==> flow/design.v (excerpt) <==
module system_bus
	#(parameter DATA_WIDTH = 8, 
	parameter ADDR_WIDTH = 14, 
	parameter NO_OF_MASTER = 4, 
	parameter NO_OF_SLAVE = 8,
	parameter [NO_OF_SLAVE*ADDR_WIDTH-1:0] SLAVE_BASE_ADDR = {14'd10, 14'd20, 14'd30, 14'd40, 14'd50, 14'd60, 14'd70, 14'd80}, 
	parameter [NO_OF_SLAVE*ADDR_WIDTH-1:0] SLAVE_END_ADDR = {14'd19, 14'd29, 14'd39, 14'd49, 14'd59, 14'd69, 14'd79, 14'd89}
	) 
	(
	input clk,
	input reset_n,
	input [ADDR_WIDTH*NO_OF_MASTER-1:0]  addr_avm, 
	output [DATA_WIDTH*NO_OF_MASTER-1:0]  readdata_avm,
	input [DATA_WIDTH*NO_OF_MASTER-1:0]  writedata_avm, 
	input [NO_OF_MASTER-1:0]  readen_avm,
	input [NO_OF_MASTER-1:0]  writeen_avm,
	output [NO_OF_MASTER-1:0]  readvalid_avm,
	output [NO_OF_MASTER-1:0]  writevalid_avm,
	input [NO_OF_MASTER-1:0]  waitrequest_avm,
	input [4*NO_OF_MASTER-1:0]priority_no,
	output [ADDR_WIDTH*NO_OF_SLAVE-1:0]  addr_avs,
	input [DATA_WIDTH*NO_OF_SLAVE-1:0]  readdata_avs,
	output [DATA_WIDTH*NO_OF_SLAVE-1:0]  writedata_avs,
	output [NO_OF_SLAVE-1:0]  readen_avs,
	output [NO_OF_SLAVE-1:0]  writeen_avs,
	input [NO_OF_SLAVE-1:0]  readvalid_avs,
	input [NO_OF_SLAVE-1:0]  writevalid_avs,
	output reg [NO_OF_SLAVE-1:0]  waitrequest_avs
	);
For scale: roughly 4200 cells after synthesis, roughly 0.034 mm2 of cells after synthesis.
clock: 5.33 ns
lec_check: 0
abc_area: 1
cap_margin: 25
cell_pad_in_sites_detail_placement: 0
cell_pad_in_sites_global_placement: 1
core_aspect_ratio: 0.85
core_margin: 4
core_utilization: 17
cts_cluster_size: 72
gpl_routability_driven: 0
hold_slack_margin: 0.02
max_routing_layer: met4
place_density_lb_addon: 0.09
slew_margin: 15
tns_end_percent: 5
run.sh (not shown) runs the stock make flow with config.mk's settings and CLKGATE_MAP_FILE=.
Rerun with:
ABC_AREA = not set   (was 1)
GPL_ROUTABILITY_DRIVEN = not set   (was 0)
HOLD_SLACK_MARGIN = not set   (was 0.02)
MAX_ROUTING_LAYER = not set   (was met4)
TNS_END_PERCENT = not set   (was 5)
What happened: Count of clock-buffer cells in the layout goes down by 1; wire length went down by 11%; clock skew drops by 9.0 ps; die size decreases by about 6%; sequential cell count does not change; via count fell by 12%.
Rerun with:
CELL_PAD_IN_SITES_GLOBAL_PLACEMENT = 0   (was 1)
CORE_MARGIN = 2   (was 4)
CORE_UTILIZATION = 66   (was 17)
PLACE_DENSITY_LB_ADDON = not set   (was 0.09)
clock period = 3.13 ns   (was 5.33 ns; I/O delays follow)
Outcome: This time the run did not get past 5_1_grt; area after synthesis does not change; synthesized cell count stays the same; die area shrinks by well over a third.
Rerun with:
CELL_PAD_IN_SITES_GLOBAL_PLACEMENT = 1   (was 0)
CORE_UTILIZATION = 57   (was 66)
clock period = 3.15 ns   (was 3.13 ns; I/O delays follow)
After rerunning: This time the run completed, yet does not pass: negative setup slack; die size is higher by about 15%; synthesized cell count stays the same; area after synthesis stays the same.

* * *

Setup of run 1:
Starting RTL as in the previous note.
export LEC_CHECK = 0
export ABC_AREA = 1
export CAP_MARGIN = 20
export CELL_PAD_IN_SITES_DETAIL_PLACEMENT = 2
export CORE_ASPECT_RATIO = 0.81
export CORE_MARGIN = 2
export CORE_UTILIZATION = 60
export CTS_CLUSTER_SIZE = 92
export GPL_ROUTABILITY_DRIVEN = 1
export GPL_TIMING_DRIVEN = 0
export PLACE_DENSITY = 0.93
export SETUP_SLACK_MARGIN = 0.85
export SLEW_MARGIN = 35
create_clock -name core_clock -period 3.13 [get_ports {clk}]
Run 1 failed in detailed placement with DPL-0033.
> inputs changed (run 1 -> run 2)
# run 1
export LEC_CHECK = 0
export ABC_AREA = 1
export CAP_MARGIN = 20
export CELL_PAD_IN_SITES_DETAIL_PLACEMENT = 2
export CORE_ASPECT_RATIO = 0.81
export CORE_MARGIN = 2
export CORE_UTILIZATION = 60
export CTS_CLUSTER_SIZE = 92
export GPL_ROUTABILITY_DRIVEN = 1
export GPL_TIMING_DRIVEN = 0
export PLACE_DENSITY = 0.93
export SETUP_SLACK_MARGIN = 0.85
export SLEW_MARGIN = 35
create_clock -name core_clock -period 3.13 [get_ports {clk}]
# run 2
export LEC_CHECK = 0
export CAP_MARGIN = 20
export CORE_MARGIN = 2
export CORE_UTILIZATION = 40
export PLACE_DENSITY = 0.6
export SLEW_MARGIN = 20
create_clock -name core_clock -period 5.19 [get_ports {clk}]
Run 2 finished every stage and its layout cleared the timing, DRC and antenna checks. Run 2 vs run 1, XOR/XNOR share of the synthesized area went up by 0.53 points. Floorplan-stage core utilization: higher on run 1. Looking at post-synthesis instance total across run 1 and run 2, the one that comes out higher is run 1. Delta (run 2 minus run 1): routability-driven placement congestion ratio dropped about 10%; vertical extent of the die climbed 69 um; synthesized area dropped 5.8%; count of input and output buffers climbed about 2%. Run 2 has chip area in the Yosys report below what run 1 had. Mux cell area share after synthesis (run 2 over run 1): increase, 2.4 points. Of run 1 and run 2, run 2 shows the higher number of distinct library cells after synthesis, with run 1 below it.
What run 3 does differently from run 2 at the input level:
# run 2
export LEC_CHECK = 0
export CAP_MARGIN = 20
export CORE_MARGIN = 2
export CORE_UTILIZATION = 40
export PLACE_DENSITY = 0.6
export SLEW_MARGIN = 20
create_clock -name core_clock -period 5.19 [get_ports {clk}]
# run 3
export LEC_CHECK = 0
export CAP_MARGIN = 20
export CORE_MARGIN = 2
export CORE_UTILIZATION = 57
export SLEW_MARGIN = 20
create_clock -name core_clock -period 3.19 [get_ports {clk}]
==> comparison <==
Run 3 ran in full, but the layout does not pass; the checks complain about negative hold slack, negative setup slack.
Run 2: flow completed, timing, DRC and antenna clean
Delta(routed length per instance, run 3 - run 2) > 0
Comparing run 3 against run 2, there is no change at all in cell area after synthesis.
Design internal power delta (run 3 − run 2): unfavourable
[run 3] tap cell instance count fell 302 relative to run 2
The count of vias placed by the detailed router in run 3 is 1.13 times that in run 2.
Taking run 2 as the reference, in run 3 sequential share of layout area -3.6 points; die size -29%.
diff inputs: run 3 => run 4
# run 3
export LEC_CHECK = 0
export CAP_MARGIN = 20
export CORE_MARGIN = 2
export CORE_UTILIZATION = 57
export SLEW_MARGIN = 20
create_clock -name core_clock -period 3.19 [get_ports {clk}]
# run 4
export LEC_CHECK = 0
export CAP_MARGIN = 30
export CORE_MARGIN = 2
export CORE_UTILIZATION = 40
export SLEW_MARGIN = 20
create_clock -name core_clock -period 8.98 [get_ports {clk}]
Run 4 reached the final stage; the timing, DRC and antenna checks on its layout passed. In run 3 the implementation ran to completion but is not tape-out ready, as the final checks report negative hold slack, negative setup slack. Taking run 3 as the reference, in run 4 maximum fanout along the worst path increased by 6 relative to the old numbers; internal power consumption saw a decrease; detailed-routing iteration count for the pre-antenna-repair pass moved down; synthesized chip area reported by yosys now sits at about the same level.

* * *

Starting RTL as in the previous note.
## system_bus
module system_bus
	#(parameter DATA_WIDTH = 8, 
	parameter ADDR_WIDTH = 14, 
	parameter NO_OF_MASTER = 4, 
	parameter NO_OF_SLAVE = 8,
	parameter [NO_OF_SLAVE*ADDR_WIDTH-1:0] SLAVE_BASE_ADDR = {14'd10, 14'd20, 14'd30, 14'd40, 14'd50, 14'd60, 14'd70, 14'd80}, 
	parameter [NO_OF_SLAVE*ADDR_WIDTH-1:0] SLAVE_END_ADDR = {14'd19, 14'd29, 14'd39, 14'd49, 14'd59, 14'd69, 14'd79, 14'd89}
	) 
	(
	input clk,
	input reset_n,
	input [ADDR_WIDTH*NO_OF_MASTER-1:0]  addr_avm, 
	output [DATA_WIDTH*NO_OF_MASTER-1:0]  readdata_avm,
	input [DATA_WIDTH*NO_OF_MASTER-1:0]  writedata_avm, 
	input [NO_OF_MASTER-1:0]  readen_avm,
	input [NO_OF_MASTER-1:0]  writeen_avm,
	output [NO_OF_MASTER-1:0]  readvalid_avm,
	output [NO_OF_MASTER-1:0]  writevalid_avm,
	input [NO_OF_MASTER-1:0]  waitrequest_avm,
	input [4*NO_OF_MASTER-1:0]priority_no,
	output [ADDR_WIDTH*NO_OF_SLAVE-1:0]  addr_avs,
	input [DATA_WIDTH*NO_OF_SLAVE-1:0]  readdata_avs,
	output [DATA_WIDTH*NO_OF_SLAVE-1:0]  writedata_avs,
	output [NO_OF_SLAVE-1:0]  readen_avs,
	output [NO_OF_SLAVE-1:0]  writeen_avs,
	input [NO_OF_SLAVE-1:0]  readvalid_avs,
	input [NO_OF_SLAVE-1:0]  writevalid_avs,
	output reg [NO_OF_SLAVE-1:0]  waitrequest_avs
	);
clock: 2.88 ns
lec_check: 0
cap_margin: 5
core_margin: 2
core_utilization: 72
cts_cluster_diameter: 345
cts_cluster_size: 49
place_density: 0.65
slew_margin: 20
The baseline ended with an error in 5_1_grt on GRT-0232.
Edit:
- CAP_MARGIN: 5 -> 20
- CORE_UTILIZATION: 72 -> 58
- CTS_CLUSTER_DIAMETER: 345 -> default
- CTS_CLUSTER_SIZE: 49 -> default
- PLACE_DENSITY: 0.65 -> 0.6
What happened: Now the flow reached the layout checks and failed them: negative setup slack; die size grows by a quarter to a third; synthesized cell count is unchanged; synthesized area does not change.
Edit:
- ABC_AREA: default -> 1
- CAP_MARGIN: 20 -> 0
- CELL_PAD_IN_SITES_DETAIL_PLACEMENT: default -> 0
- CELL_PAD_IN_SITES_GLOBAL_PLACEMENT: default -> 0
- CORE_ASPECT_RATIO: default -> 0.85
- CORE_UTILIZATION: 58 -> 66
- CTS_CLUSTER_SIZE: default -> 72
- PLACE_DENSITY: 0.6 -> default
- SETUP_SLACK_MARGIN: default -> 0.74
- SLEW_MARGIN: 20 -> 15
After rerunning:
- The changed run did not get past 5_1_grt
- die size shrinks by 6.6%
- synthesized cell count grows by 21%
- synthesized area grows by 6.2%
Edit:
- ABC_AREA: 1 -> default
- CAP_MARGIN: 0 -> 20
- CELL_PAD_IN_SITES_DETAIL_PLACEMENT: 0 -> default
- CELL_PAD_IN_SITES_GLOBAL_PLACEMENT: 0 -> default
- CORE_ASPECT_RATIO: 0.85 -> default
- CORE_UTILIZATION: 66 -> 57
- CTS_CLUSTER_SIZE: 72 -> default
- SETUP_SLACK_MARGIN: 0.74 -> default
- SLEW_MARGIN: 15 -> 20
- clock period: 2.88 -> 3.0 ns (I/O delays scaled with it)
=>
- The changed run completed, yet does not pass: negative setup slack
- die size rose by 8.9%
- area after synthesis fell by 5.8%
- synthesized cell count fell by 18%

* * *

## JK
Starting RTL as in the previous note.
make LEC_CHECK=0 CAP_MARGIN=20 CORE_MARGIN=2 CORE_UTILIZATION=66 CTS_CLUSTER_SIZE=41 SETUP_SLACK_MARGIN=-0.2 SLEW_MARGIN=20 finish   # period 3.0 ns
The flow ended early for JK: it failed with a tool error in global routing (5_1_grt).
Inputs modified between JK and MS:
Settings: clearing SETUP_SLACK_MARGIN, which used to be -0.2; swapping 66 for 26 in CORE_UTILIZATION; putting PLACE_DENSITY at 0.6 where nothing was set; clearing CTS_CLUSTER_SIZE, which used to be 41; swapping 3.0 for 5.19 in the clock period (ns, I/O delays scaled along).
## What came out
No stage failed in MS, and the final checks on the layout all came back clean.
Looking at post-placement cell area, MS sits about 4% lower than JK does.
MS falls short of JK in die size.
As of MS, number of core rows had risen by more than half compared to JK.
MS has vertical die size above what JK had.
MS — global placement routability congestion about 8% lower, JK as reference
Any difference in total cell area reported by yosys after synthesis between JK and MS is small enough to ignore.
Reported for MS and JK, yosys stat cell total turned out identical to the last digit.
Between JK and MS, the synthesized cell count does not differ in any meaningful way.

* * *

Starting RTL as in the previous note.
// system_bus
module system_bus
	#(parameter DATA_WIDTH = 8, 
	parameter ADDR_WIDTH = 14, 
	parameter NO_OF_MASTER = 4, 
	parameter NO_OF_SLAVE = 8,
	parameter [NO_OF_SLAVE*ADDR_WIDTH-1:0] SLAVE_BASE_ADDR = {14'd10, 14'd20, 14'd30, 14'd40, 14'd50, 14'd60, 14'd70, 14'd80}, 
	parameter [NO_OF_SLAVE*ADDR_WIDTH-1:0] SLAVE_END_ADDR = {14'd19, 14'd29, 14'd39, 14'd49, 14'd59, 14'd69, 14'd79, 14'd89}
	) 
	(
	input clk,
	input reset_n,
	input [ADDR_WIDTH*NO_OF_MASTER-1:0]  addr_avm, 
	output [DATA_WIDTH*NO_OF_MASTER-1:0]  readdata_avm,
	input [DATA_WIDTH*NO_OF_MASTER-1:0]  writedata_avm, 
	input [NO_OF_MASTER-1:0]  readen_avm,
	input [NO_OF_MASTER-1:0]  writeen_avm,
	output [NO_OF_MASTER-1:0]  readvalid_avm,
	output [NO_OF_MASTER-1:0]  writevalid_avm,
	input [NO_OF_MASTER-1:0]  waitrequest_avm,
	input [4*NO_OF_MASTER-1:0]priority_no,
	output [ADDR_WIDTH*NO_OF_SLAVE-1:0]  addr_avs,
	input [DATA_WIDTH*NO_OF_SLAVE-1:0]  readdata_avs,
	output [DATA_WIDTH*NO_OF_SLAVE-1:0]  writedata_avs,
	output [NO_OF_SLAVE-1:0]  readen_avs,
	output [NO_OF_SLAVE-1:0]  writeen_avs,
	input [NO_OF_SLAVE-1:0]  readvalid_avs,
	input [NO_OF_SLAVE-1:0]  writevalid_avs,
	output reg [NO_OF_SLAVE-1:0]  waitrequest_avs
	);
clock: 2.39 ns
lec_check: 0
abc_area: 1
cap_margin: 25
cell_pad_in_sites_detail_placement: 0
cell_pad_in_sites_global_placement: 0
core_aspect_ratio: 0.85
core_margin: 2
core_utilization: 58
cts_cluster_size: 72
setup_slack_margin: 0.62
slew_margin: 15
tns_end_percent: 5
The first run ran to the end with violations: setup timing.
Next try:
CORE_UTILIZATION = 55   (was 58)
PLACE_DENSITY = 0.42   (was default)
SETUP_SLACK_MARGIN = default   (was 0.62)
TNS_END_PERCENT = default   (was 5)
clock period = 2.83 ns   (was 2.39 ns; I/O delays follow)
The new run completed and failed the layout checks on setup timing. Via count decreases by 5.4%. Die area increases by 5.4%. Global-route usage decreases by 4.9 points. Worst hold slack gains 0.12 ns.

* * *

v20:
Starting RTL as in the previous note.
## system_bus
module system_bus
	#(parameter DATA_WIDTH = 8, 
	parameter ADDR_WIDTH = 14, 
	parameter NO_OF_MASTER = 4, 
	parameter NO_OF_SLAVE = 8,
	parameter [NO_OF_SLAVE*ADDR_WIDTH-1:0] SLAVE_BASE_ADDR = {14'd10, 14'd20, 14'd30, 14'd40, 14'd50, 14'd60, 14'd70, 14'd80}, 
	parameter [NO_OF_SLAVE*ADDR_WIDTH-1:0] SLAVE_END_ADDR = {14'd19, 14'd29, 14'd39, 14'd49, 14'd59, 14'd69, 14'd79, 14'd89}
	) 
	(
	input clk,
	input reset_n,
	input [ADDR_WIDTH*NO_OF_MASTER-1:0]  addr_avm, 
	output [DATA_WIDTH*NO_OF_MASTER-1:0]  readdata_avm,
	input [DATA_WIDTH*NO_OF_MASTER-1:0]  writedata_avm, 
	input [NO_OF_MASTER-1:0]  readen_avm,
	input [NO_OF_MASTER-1:0]  writeen_avm,
	output [NO_OF_MASTER-1:0]  readvalid_avm,
	output [NO_OF_MASTER-1:0]  writevalid_avm,
	input [NO_OF_MASTER-1:0]  waitrequest_avm,
	input [4*NO_OF_MASTER-1:0]priority_no,
	output [ADDR_WIDTH*NO_OF_SLAVE-1:0]  addr_avs,
	input [DATA_WIDTH*NO_OF_SLAVE-1:0]  readdata_avs,
	output [DATA_WIDTH*NO_OF_SLAVE-1:0]  writedata_avs,
	output [NO_OF_SLAVE-1:0]  readen_avs,
	output [NO_OF_SLAVE-1:0]  writeen_avs,
	input [NO_OF_SLAVE-1:0]  readvalid_avs,
	input [NO_OF_SLAVE-1:0]  writevalid_avs,
	output reg [NO_OF_SLAVE-1:0]  waitrequest_avs
	);
	reg [NO_OF_MASTER-1:0] readen_avm_last, writeen_avm_last, readen_avm_reg, writeen_avm_reg;
	reg [NO_OF_MASTER-1:0]  readvalid_avm_reg, readvalid_avm_reg_out, writevalid_avm_reg_out;
	reg [DATA_WIDTH-1:0]  readdata_avm_reg [NO_OF_MASTER-1:0];
	reg [7:0] readvalid_avs_last, writevalid_avs_last;
	reg [DATA_WIDTH-1:0]  readdata_avs_reg [NO_OF_SLAVE-1:0];
	reg [NO_OF_SLAVE-1:0] readvalid_avs_reg;
	reg [NO_OF_SLAVE-1:0] writevalid_avs_reg;
	wire [NO_OF_SLAVE:0] readvalid_avs_reg_x = {1'b0, readvalid_avs_reg};
	wire [NO_OF_SLAVE:0] writevalid_avs_reg_x = {1'b0, writevalid_avs_reg};
	reg [ADDR_WIDTH-1:0] addr_avs_reg [NO_OF_SLAVE-1:0];
	reg [DATA_WIDTH-1:0]  writedata_avs_reg [NO_OF_SLAVE-1:0];
	reg [NO_OF_SLAVE-1:0]  readen_avs_reg, writeen_avs_reg, readen_avs_reg_out, writeen_avs_reg_out;
  ...
Settings: LEC_CHECK=0, CAP_MARGIN=25, CELL_PAD_IN_SITES_DETAIL_PLACEMENT=0, CELL_PAD_IN_SITES_GLOBAL_PLACEMENT=1, CORE_ASPECT_RATIO=0.85, CORE_MARGIN=4, CORE_UTILIZATION=17, CTS_CLUSTER_SIZE=72, HOLD_SLACK_MARGIN=0.02, PLACE_DENSITY_LB_ADDON=0.09, SETUP_SLACK_MARGIN=0.03, SLEW_MARGIN=15, TNS_END_PERCENT=40; clock period 5.33 ns.
## Diff of input files: v22 against v20
- ABC_AREA now 1, previously not set
- SETUP_SLACK_MARGIN now 0.43, was 0.03
- TNS_END_PERCENT now 35, was 40
--- outcome ---
[v22] detailed-route wire length on metal 1 rose about 10% relative to v20
Share of the cycle needed by the critical path after routing came out lower on v22 than on v20.
The run showing the greater critical path data required time is v20.
[compare] base=v20 new=v22: global-route usage over all layers higher; flop-to-flop setup slack went up 0.22 ns.
v22 — count of standard-cell rows about 2.7% higher, v20 as reference
A first element of the critical path of addr_avm[17] is what v20 shows, while addr_avs_reg[6][2] belongs to v22.
v22 vs. v20: die size went up by about 6%.
Total power: v22 below v20
v22 ends up with higher count of multi-input combinational gates than v20 does.
> inputs changed (v22 -> v38)
- CAP_MARGIN changed from 25 to 0
- HOLD_SLACK_MARGIN removed (was 0.02)
- SETUP_SLACK_MARGIN changed from 0.43 to 0.74
- TNS_END_PERCENT removed (was 35)
- CORE_MARGIN changed from 4 to 2
- CELL_PAD_IN_SITES_GLOBAL_PLACEMENT changed from 1 to 0
- CORE_UTILIZATION changed from 17 to 72
- PLACE_DENSITY_LB_ADDON removed (was 0.09)
- the clock period (ns, I/O delays scaled along) changed from 5.33 to 2.88
[summary]
v38 failed in 4_1_cts with DPL-0038. v38 ends up with lower number of standard-cell rows in the floorplan than v22 does. From v22 to v38 the numbers moved as follows: post-synthesis xor/xnor area fraction now sits at about the same level, die size now sits lower, total placed instance area now sits higher, initial cell density of the core now sits higher. Placeable core region of v38 falls short of that of v22 by more than half.
diff inputs: v38 => v21
- TNS_END_PERCENT newly set to 5
- PLACE_DENSITY_LB_ADDON newly set to 0.09
- CORE_UTILIZATION changed from 72 to 55
- SETUP_SLACK_MARGIN removed (was 0.74)
- CAP_MARGIN changed from 0 to 25
- the clock period (ns, I/O delays scaled along) changed from 2.88 to 2.39
### Flow results
- Diff v38 -> v21: share of synthesized cell area in and-or and or-and compound cells level, placeable core region +about 30%.
- Width of the die was higher in the run labelled v21.
- Starting density of the core in v21 is 17 points below v38.
- v21 vs v38: total die size up by more than a quarter
- Measured against each other, v38 and v21 differ in instance area after placement, the higher figure coming from v21.
- v21 vs. v38: pre-CTS setup slack went down; global placement routability congestion went down; detailed placement HPWL went down; cell count after placement went up.
- v21 finished all stages; layout check result: FAIL, due to negative setup slack.
- Vertical extent of the die is lower on v38
No activity file was given, so power comes from the tool's default toggle rates.
